nickel:
==> flow/design.v (excerpt) <==
module main(clk, buttons, init_cells, leds, rgb, cols, rows);
export LEC_CHECK = 0
export CAP_MARGIN = 20
export CORE_MARGIN = 2
export CORE_UTILIZATION = 72
export CTS_CLUSTER_DIAMETER = 396
export CTS_CLUSTER_SIZE = 99
export PLACE_DENSITY = 0.6
export SLEW_MARGIN = 20
create_clock -name core_clock -period 6.46 [get_ports {clk}]
run.sh (not shown) runs the stock make flow with config.mk's settings and CLKGATE_MAP_FILE=.
nickel reached the final stage; the timing, design-rule and antenna checks on its layout passed.
#### Input delta (indigo over nickel)
- changing CORE_UTILIZATION from 72 to 64
- removing PLACE_DENSITY (formerly 0.6)
- removing CTS_CLUSTER_SIZE (formerly 99)
- removing CTS_CLUSTER_DIAMETER (formerly 396)
- changing the clock period (ns, I/O delays scaled along) from 6.46 to 5.42
==> comparison <==
Comparing indigo with nickel, the fraction of cell area in non-clock buffers came out essentially unchanged. Compared with nickel, in indigo design area held steady, sequential share of cell area ~0 delta, placed cell count increased 0.71%, non-clock buffer count increased by 1 relative to the old numbers. indigo gives more total routed wire length on the met1 layer than nickel did.
## Diff of input files: onyx against indigo
- CORE_UTILIZATION changed from 64 to 40
- PLACE_DENSITY newly set to 0.6
- SETUP_SLACK_MARGIN newly set to -0.45
- the clock period (ns, I/O delays scaled along) changed from 5.42 to 4.51
==> comparison <==
- Met3 usage (higher): onyx
- Compared with indigo, in onyx final hold slack now smaller, global-route wire length before repair increased about 5%.
## Diff of input files: tundra against onyx
- a change of CORE_UTILIZATION from 40 to 70
- a deleted SETUP_SLACK_MARGIN that had been -0.45
- tundra completed; timing, DRC and antenna clean
- Compared with onyx, tundra instantiates a smaller number of standard cells.
- The wire length on met3 reported for tundra is smaller than that of onyx by 26%.
- tundra ended with less die area than onyx.
- Global-route usage ended up 12 points higher on tundra than on onyx.
- Re final antenna-violating net count: no difference whatsoever between tundra and onyx.
- Delta (tundra minus onyx): worst-skew pair later-pin latency higher.

========
## P
main again, from the RTL that the note above started with.
Settings: LEC_CHECK=0, CAP_MARGIN=20, CORE_ASPECT_RATIO=0.5, CORE_MARGIN=2, CORE_UTILIZATION=72, CTS_CLUSTER_DIAMETER=396, CTS_CLUSTER_SIZE=99, HOLD_SLACK_MARGIN=0.29, PLACE_DENSITY=0.36, SETUP_SLACK_MARGIN=-0.47, SLEW_MARGIN=40, TNS_END_PERCENT=10; clock period 4.7 ns.
The following lists how Q was set up differently from P:
diff --git a/flow/config.mk b/flow/config.mk
--- a/flow/config.mk
+++ b/flow/config.mk
@@ -14 +13,0 @@
-export HOLD_SLACK_MARGIN = 0.29
@@ -17 +16 @@
-export SLEW_MARGIN = 40
+export SLEW_MARGIN = 20
Findings:
In summary, Q completed successfully, with a layout that passed the timing, design-rule and antenna checks.
There was hardly any difference in post-layout instance area between Q and P.
Relative to P, Q degrades final setup slack of the worst path.
#### Input delta (R over Q)
diff --git a/flow/config.mk b/flow/config.mk
--- a/flow/config.mk
+++ b/flow/config.mk
@@ -9 +8,0 @@
-export CORE_ASPECT_RATIO = 0.5
@@ -12,4 +11,2 @@
-export CTS_CLUSTER_DIAMETER = 396
-export CTS_CLUSTER_SIZE = 99
-export PLACE_DENSITY = 0.36
-export SETUP_SLACK_MARGIN = -0.47
+export CTS_CLUSTER_SIZE = 41
+export HOLD_SLACK_MARGIN = -0.08
@@ -17 +13,0 @@
-export TNS_END_PERCENT = 10
==> flow/constraint.sdc <==
create_clock -name core_clock -period 2.62 [get_ports {clk}]
set_input_delay 0.5240 -clock core_clock [delete_from_list [all_inputs] [get_ports {clk}]]
set_output_delay 0.5240 -clock core_clock [all_outputs]
set_load 0.01 [all_outputs]
==> comparison <==
- Status(R) = ERROR, stage = global routing (5_1_grt)
- Worst setup slack after placement ended up 1.42 ns lower on R than on Q.
- Summary of the comparison: number of buffers added for setup after CTS is higher in R, relative to Q.
- R ends up with a routability-driven placement congestion ratio that is 1.4% higher than in Q.
- R against Q: count of placed standard cells including taps climbed about 10%; core box area now sits higher; core utilization before placement decreased 0.44 points; die height climbed about 40%; total cell area at the placement stage +1300 um2.
Setup changes, R to S
diff --git a/flow/config.mk b/flow/config.mk
--- a/flow/config.mk
+++ b/flow/config.mk
@@ -11,2 +11,2 @@
-export CTS_CLUSTER_SIZE = 41
-export HOLD_SLACK_MARGIN = -0.08
+export CTS_CLUSTER_DIAMETER = 104
+export PLACE_DENSITY = 0.6
==> flow/constraint.sdc <==
create_clock -name core_clock -period 2.94 [get_ports {clk}]
set_input_delay 0.5880 -clock core_clock [delete_from_list [all_inputs] [get_ports {clk}]]
set_output_delay 0.5880 -clock core_clock [all_outputs]
set_load 0.01 [all_outputs]
--- outcome ---
Every stage of S finished as expected; the final checks, on the other hand, flagged negative setup slack, which means the layout fails. Diff R -> S | worst-case setup slack after placement | increase of 0.29 ns. S -> R: full die area delta 0, exact match. Re hold-fix buffer count after cts: no difference whatsoever between R and S. Re gate count of the mapped netlist: no difference whatsoever between S and R. [S vs R] number of post-CTS setup repair buffers: lower in S. R has higher placer congestion estimate than S. Per the comparison of S with R, I/O pin count saw little to no change, total placed instance area dropped about 4%, total instance count after detailed placement saw a decrease.
## Diff of input files: T against S
diff --git a/flow/config.mk b/flow/config.mk
--- a/flow/config.mk
+++ b/flow/config.mk
@@ -10,2 +10 @@
-export CORE_UTILIZATION = 72
-export CTS_CLUSTER_DIAMETER = 104
+export CORE_UTILIZATION = 40
==> flow/constraint.sdc <==
create_clock -name core_clock -period 4.51 [get_ports {clk}]
set_input_delay 0.9020 -clock core_clock [delete_from_list [all_inputs] [get_ports {clk}]]
set_output_delay 0.9020 -clock core_clock [all_outputs]
set_load 0.01 [all_outputs]
S → T: number of standard-cell rows in the floorplan picked up an extra 16, overall fraction of global-route tracks in use -17 points, worst path setup slack after routing went up, design area -1600 um2, utilization after layout moved down.
The capture point of the worst path comes out cells_x[5].cells_y[5].genblk1.CELL.state_q in one run and rows[4] in the other, namely in S and T respectively.
Diff S -> T: number of antenna diodes -1, total placed cells including tap cells +83.
T went all the way through synthesis, placement and routing and the layout is clean on timing, DRC and antenna.
For S, the startpoint-to-endpoint class of the critical path was flip-flop to flip-flop, unlike T, where it was flip-flop to output port.

========
main again, from the RTL that the note above started with.
Design main, start of the top module:
module main(clk, buttons, init_cells, leds, rgb, cols, rows);
parameter game_divider = 8;  
parameter display_divider = 2;  
parameter N = 8;  
parameter M = N + 2;  
initial if (N < 3) $error("N has to be >= 3 to make for interesting patterns.");
initial if (M !== (N+2)) $error("M must N+2=%d, not %d", N+2,M);  
input wire clk;
input wire [1:0] buttons;
logic rst; always_comb rst = buttons[0];  
input wire [N*N-1:0] init_cells;  
output logic [1:0] leds;
output logic [2:0] rgb;
output wire [N-1:0] cols;
output wire [N-1:0] rows;
logic [game_divider:0] game_counter;
logic [display_divider:0] display_counter;
logic rst_game; always_comb rst_game = buttons[0] | buttons[1];
logic step_game;
logic [$clog2(N):0] x;
wire [M*M-1:0] bordered_cells_q;  
wire [M*M-1:0] bordered_cells_d; 
logic [M*M-1:0] bordered_cells_0;  
logic [N*N-1:0] cells_q;  
logic [N*N-1:0] cells_0;  
always_comb begin : io_logic 
  ...
make LEC_CHECK=0 ABC_AREA=0 CAP_MARGIN=20 CORE_MARGIN=2 CORE_UTILIZATION=40 CTS_CLUSTER_DIAMETER=274 CTS_CLUSTER_SIZE=98 HOLD_SLACK_MARGIN=-0.1 SLEW_MARGIN=20 finish   # period 7.0 ns
The first run went through all stages and came out clean.
Change:
Settings changed: ABC_AREA 0 to default, CELL_PAD_IN_SITES_GLOBAL_PLACEMENT from default to 1, CORE_ASPECT_RATIO from default to 1.19, CORE_MARGIN 2 to 8, CTS_CLUSTER_DIAMETER 274 to default, CTS_CLUSTER_SIZE 98 to default, HOLD_SLACK_MARGIN -0.1 to default, SLEW_MARGIN 20 to 5.
Outcome: Worst setup slack gets worse by 0.026 ns. Via count falls slightly. Synthesized area stays the same. Critical path depth is unchanged. Routed wire length rises by a few percent.
Change:
Settings changed: CELL_PAD_IN_SITES_GLOBAL_PLACEMENT 1 to 3, CORE_ASPECT_RATIO 1.19 to 0.5, CORE_MARGIN 8 to 2, CTS_CLUSTER_DIAMETER from default to 284, CTS_CLUSTER_SIZE from default to 98, HOLD_SLACK_MARGIN from default to -0.07, PLACE_DENSITY from default to 0.6, SLEW_MARGIN 5 to 20.
The changed run finished with timing, DRC and antenna clean. Global-route usage went up by 3.0 points. Setup slack improved by 0.035 ns. Routed wire length increases by about 3.2%. Synthesized area stays the same. Hold slack hardly moves.
Change:
Settings changed: ABC_AREA from default to 1, CELL_PAD_IN_SITES_GLOBAL_PLACEMENT 3 to 2, CORE_ASPECT_RATIO 0.5 to default, CTS_CLUSTER_DIAMETER 284 to 379, CTS_CLUSTER_SIZE 98 to 13, HOLD_SLACK_MARGIN -0.07 to -0.1, PLACE_DENSITY 0.6 to default, PLACE_DENSITY_LB_ADDON from default to 0.03, SETUP_SLACK_MARGIN from default to -0.69, SLEW_MARGIN 20 to 0.
=>
- non-clock buffer count stays the same
- setup slack is better by 0.11 ns
- final cell count climbs by 8.7%

========
main again, from the RTL that the note above started with.
export LEC_CHECK = 0
export ABC_AREA = 1
export CAP_MARGIN = 20
export CORE_MARGIN = 2
export CORE_UTILIZATION = 69
export CTS_CLUSTER_DIAMETER = 251
export CTS_CLUSTER_SIZE = 98
export PLACE_DENSITY = 0.6
export SLEW_MARGIN = 20
export TNS_END_PERCENT = 5
create_clock -name core_clock -period 2.53 [get_ports {clk}]
The baseline completed, yet does not pass: setup timing.
Rerun with:
ABC_AREA = not set   (was 1)
CORE_UTILIZATION = 40   (was 69)
CTS_CLUSTER_DIAMETER = not set   (was 251)
CTS_CLUSTER_SIZE = not set   (was 98)
TNS_END_PERCENT = not set   (was 5)
clock period = 7.0 ns   (was 2.53 ns; I/O delays follow)
Outcome:
- This time the run passed the timing, design-rule and antenna checks
- cell count went down by 8.7%
- non-clock buffer count drops by 180
- final area falls by 10%
- worst hold slack loses 0.032 ns
- synthesized cell count decreases by 11%
- critical path depth goes down by 2
- clock skew falls by 0.0086 ns
- worst setup slack gets better by 2.9 ns
- first-iteration DRC count is lower by 71%
Rerun with:
CORE_ASPECT_RATIO = 1.19   (was not set)
CORE_MARGIN = 4   (was 2)
PLACE_DENSITY = not set   (was 0.6)
After rerunning:
- die area went up by 4.6%
- non-clock buffer count does not change
- via count is about the same
- register-to-register slack got worse by 0.02 ns
Rerun with:
ABC_AREA = 1   (was not set)
CELL_PAD_IN_SITES_GLOBAL_PLACEMENT = 2   (was not set)
CORE_MARGIN = 2   (was 4)
CTS_CLUSTER_DIAMETER = 379   (was not set)
CTS_CLUSTER_SIZE = 13   (was not set)
HOLD_SLACK_MARGIN = -0.1   (was not set)
PLACE_DENSITY_LB_ADDON = 0.03   (was not set)
SETUP_SLACK_MARGIN = 1.33   (was not set)
SLEW_MARGIN = 0   (was 20)
TNS_END_PERCENT = 15   (was not set)
Count of clock-buffer cells in the layout goes down by 1; cell area goes down by 1.2%; register-to-register slack improved by 0.19 ns; fmax goes up by about 3.4%; wire length goes up by about 5%.
